Setup of JK:
## CLOCK_TOP
module CLOCK_TOP( 
	   SEG0, SEG1, SEG2, SEG3, SEG4, SEG5, SEG6, SEG7, LED, BUZ_OUT,
	   CLK50M, KEY1, KEY2, KEY3, SW0, SW1, SW2, SW3, SW4, SW5, KNOCK,
	   SENSOR, ROT_A, ROT_B
	   );
==> flow/config.mk <==
export PLATFORM = sky130hd
export DESIGN_NAME = CLOCK_TOP
export DESIGN_NICKNAME = CLOCK_TOP
export VERILOG_FILES = /design/flow/design.v
export SDC_FILE = /design/flow/constraint.sdc
export NUM_CORES = 4
export LEC_CHECK = 0
export ABC_AREA = 1
export CAP_MARGIN = 40
export CORE_MARGIN = 2
export CORE_UTILIZATION = 72
export CTS_CLUSTER_DIAMETER = 317
export CTS_CLUSTER_SIZE = 14
export GPL_ROUTABILITY_DRIVEN = 0
export PLACE_DENSITY_LB_ADDON = 0.02
export SETUP_SLACK_MARGIN = 1.15
export SLEW_MARGIN = 40
==> flow/constraint.sdc <==
create_clock -name core_clock -period 4.62 [get_ports {CLK50M}]
set_input_delay 0.9240 -clock core_clock [delete_from_list [all_inputs] [get_ports {CLK50M}]]
set_output_delay 0.9240 -clock core_clock [all_outputs]
set_load 0.01 [all_outputs]
run.sh (not shown) runs the stock make flow with config.mk's settings and CLKGATE_MAP_FILE=.
Input-level comparison between MS and JK:
Settings: clearing CTS_CLUSTER_DIAMETER, which used to be 317; swapping 1 for 0 in ABC_AREA; swapping 0.02 for 0.16 in PLACE_DENSITY_LB_ADDON; swapping 1.15 for 1.31 in SETUP_SLACK_MARGIN; clearing GPL_ROUTABILITY_DRIVEN, which used to be 0; swapping 40 for 20 in CAP_MARGIN; swapping 40 for 20 in SLEW_MARGIN.
[summary]
- NOTE filler cell count in the final layout JK->MS decreased by more than 10%
- Comparing JK and MS, clock skew is lower on JK.
- On MS: count of cells along the worst register-to-register path is 4 lower than what JK gave.
- simple AND/OR/NAND/NOR gates as the main combinational cell family by area after synthesis was reported by JK, and AND-OR/OR-AND gates by MS.
--- input diff MS..AL ---
Settings: CORE_ASPECT_RATIO newly set to 0.89; PLACE_DENSITY_LB_ADDON changed from 0.16 to 0.27; CTS_CLUSTER_DIAMETER newly set to 28; ABC_AREA removed (was 0); CTS_CLUSTER_SIZE changed from 14 to 15; SETUP_SLACK_MARGIN changed from 1.31 to 0.67.
Findings:
- Every stage of the flow completed for AL, and the final layout passed the timing, design-rule and antenna checks.
- AL vs MS: internal power up by more than a quarter
- AL against MS; core box area is up slightly.
- AL vs MS: total power up
- Final HPWL from detailed placement across AL and MS: no real change.
- In the tables for AL and MS, overall track demand over capacity in global routing reads higher with AL.
- Wire length of the first global-routing pass on AL is behind MS.
- Going from MS to AL, met3 layer wire length in the routed design grew slightly.
Relative to AL, the following input files were edited for TR:
Settings: CTS_CLUSTER_SIZE no longer set, was 15; CORE_ASPECT_RATIO no longer set, was 0.89.
## What came out
- Result: PASS for each of AL and TR
- The post-route clock period utilization of TR is higher than that of AL.
- Looking at global-route wire length before repair, TR sits about 9% above AL.
- On average vias per placed instance: TR sits above AL.
- Compared to AL, TR has routed wire length 9.2 mm higher.
- TR vs AL: total power up
- Re global-route usage: TR is 2.8 points up on AL.
Changes in PW relative to TR:
Settings: swapping 28 for 195 in CTS_CLUSTER_DIAMETER; putting CTS_CLUSTER_SIZE at 14 where nothing was set; putting TNS_END_PERCENT at 5 where nothing was set; swapping 0.27 for 0.16 in PLACE_DENSITY_LB_ADDON; swapping 0.67 for 1.31 in SETUP_SLACK_MARGIN; putting ABC_AREA at 0 where nothing was set.
==> comparison <==
Filler cell count in the final layout, PW and TR: lower on TR
PW against TR: routed length per placed instance lower; number of buffers created by CTS lower.

---

red:
Starting RTL as in the previous note.
// CLOCK_TOP
module CLOCK_TOP( 
	   SEG0, SEG1, SEG2, SEG3, SEG4, SEG5, SEG6, SEG7, LED, BUZ_OUT,
	   CLK50M, KEY1, KEY2, KEY3, SW0, SW1, SW2, SW3, SW4, SW5, KNOCK,
	   SENSOR, ROT_A, ROT_B
	   );
clock: 4.62 ns
lec_check: 0
abc_area: 1
cap_margin: 30
core_margin: 3
core_utilization: 72
cts_cluster_size: 14
gpl_routability_driven: 0
max_routing_layer: met4
min_routing_layer: met1
place_density_lb_addon: 0.06
setup_slack_margin: 1.36
slew_margin: 20
tns_end_percent: 65
red: aborted in 5_1_grt (tool error)
diff inputs: red => blue
Settings: SETUP_SLACK_MARGIN now 1.34, was 1.36; PLACE_DENSITY_LB_ADDON now 0.01, was 0.06; CORE_MARGIN now 2, was 3; GPL_ROUTABILITY_DRIVEN no longer set, was 0; CTS_CLUSTER_SIZE now 80, was 14; ABC_AREA now 0, was 1.
## What came out
The run showing the greater area fraction in full adders, half adders and majority gates is blue.
Per the comparison of blue with red, number of buffers added by the clock tree synthesis step decreased 2.9%; half-perimeter wire length of the detailed placement result went down by 14%; floorplan die height -about 5%; synthesized cell count now smaller; average footprint of a synthesized cell up 1.7 sq um.
blue: done, clean on timing, DRC and antenna
blue vs. red: post-CTS resize count went down; total die size went down; fraction of synthesized cell area in xor and xnor cells went down; post-synth area from yosys stat went down.
Between blue and red, it is blue whose cell area after technology mapping is lower, by about 8%.
For green, these inputs were changed with respect to blue:
Settings: an added HOLD_SLACK_MARGIN of 0.3; a deleted PLACE_DENSITY_LB_ADDON that had been 0.01; a deleted TNS_END_PERCENT that had been 65; a change of CTS_CLUSTER_SIZE from 80 to 11; a change of CAP_MARGIN from 30 to 0; a deleted MIN_ROUTING_LAYER that had been met1; a change of SETUP_SLACK_MARGIN from 1.34 to 0.68; an added CTS_CLUSTER_DIAMETER of 397; a deleted MAX_ROUTING_LAYER that had been met4; a change of ABC_AREA from 0 to 1.
Notes after the runs:
In summary, green completed successfully, with a layout that passed the timing, design-rule and antenna checks.
Delta (green minus blue): final-layout non-clock buffer area share lower; total of fill cells in the finished design higher; leakage power figure higher.
#### Input delta (orange over green)
Settings: CTS_CLUSTER_SIZE: 11 -> 14; SETUP_SLACK_MARGIN: 0.68 -> 1.31; PLACE_DENSITY_LB_ADDON: unset -> 0.16; CTS_CLUSTER_DIAMETER: 397 -> 27; HOLD_SLACK_MARGIN: 0.3 -> unset; ABC_AREA: 1 -> 0; CAP_MARGIN: 0 -> 20.
==> comparison <==
Diff green and orange: post-layout utilization of the core lower in green. Looking at critical path class, the reg -> out result is from green; the reg -> reg one comes from orange. Between green and orange, synthesized cell count is lower for orange, green comes in above that. orange vs. green: cell count moved down, parity-gate share of the synthesized area counting xor and xnor cells lower, die footprint now smaller, worst-skew pair later-pin latency now sits higher. Compared with green, orange shows a global router's overall resource usage that is 12 points higher.
> inputs changed (orange -> purple)
Settings: CAP_MARGIN now 0, was 20; ABC_AREA now 1, was 0; CTS_CLUSTER_DIAMETER now 317, was 27; GPL_ROUTABILITY_DRIVEN now 0, previously not set; PLACE_DENSITY_LB_ADDON now 0.02, was 0.16.
- The routed wire length in purple was lower than what orange gave.
- The run showing the smaller first-iteration DRC count is purple.
- On clock sink count, purple and orange are neck and neck.
- Comparing purple and orange, the higher share of the final layout cell area in sequential cells is on orange.
- Going from orange to purple, total area of sequential cells roughly the same; number of non-clock buffers in the layout has increased; post-cts sizing count saw an increase; maximum ir drop on the vdd rail went down by 59%; worst hold slack picked up an extra 0.19 ns.
Power and IR drop assume default switching activity.
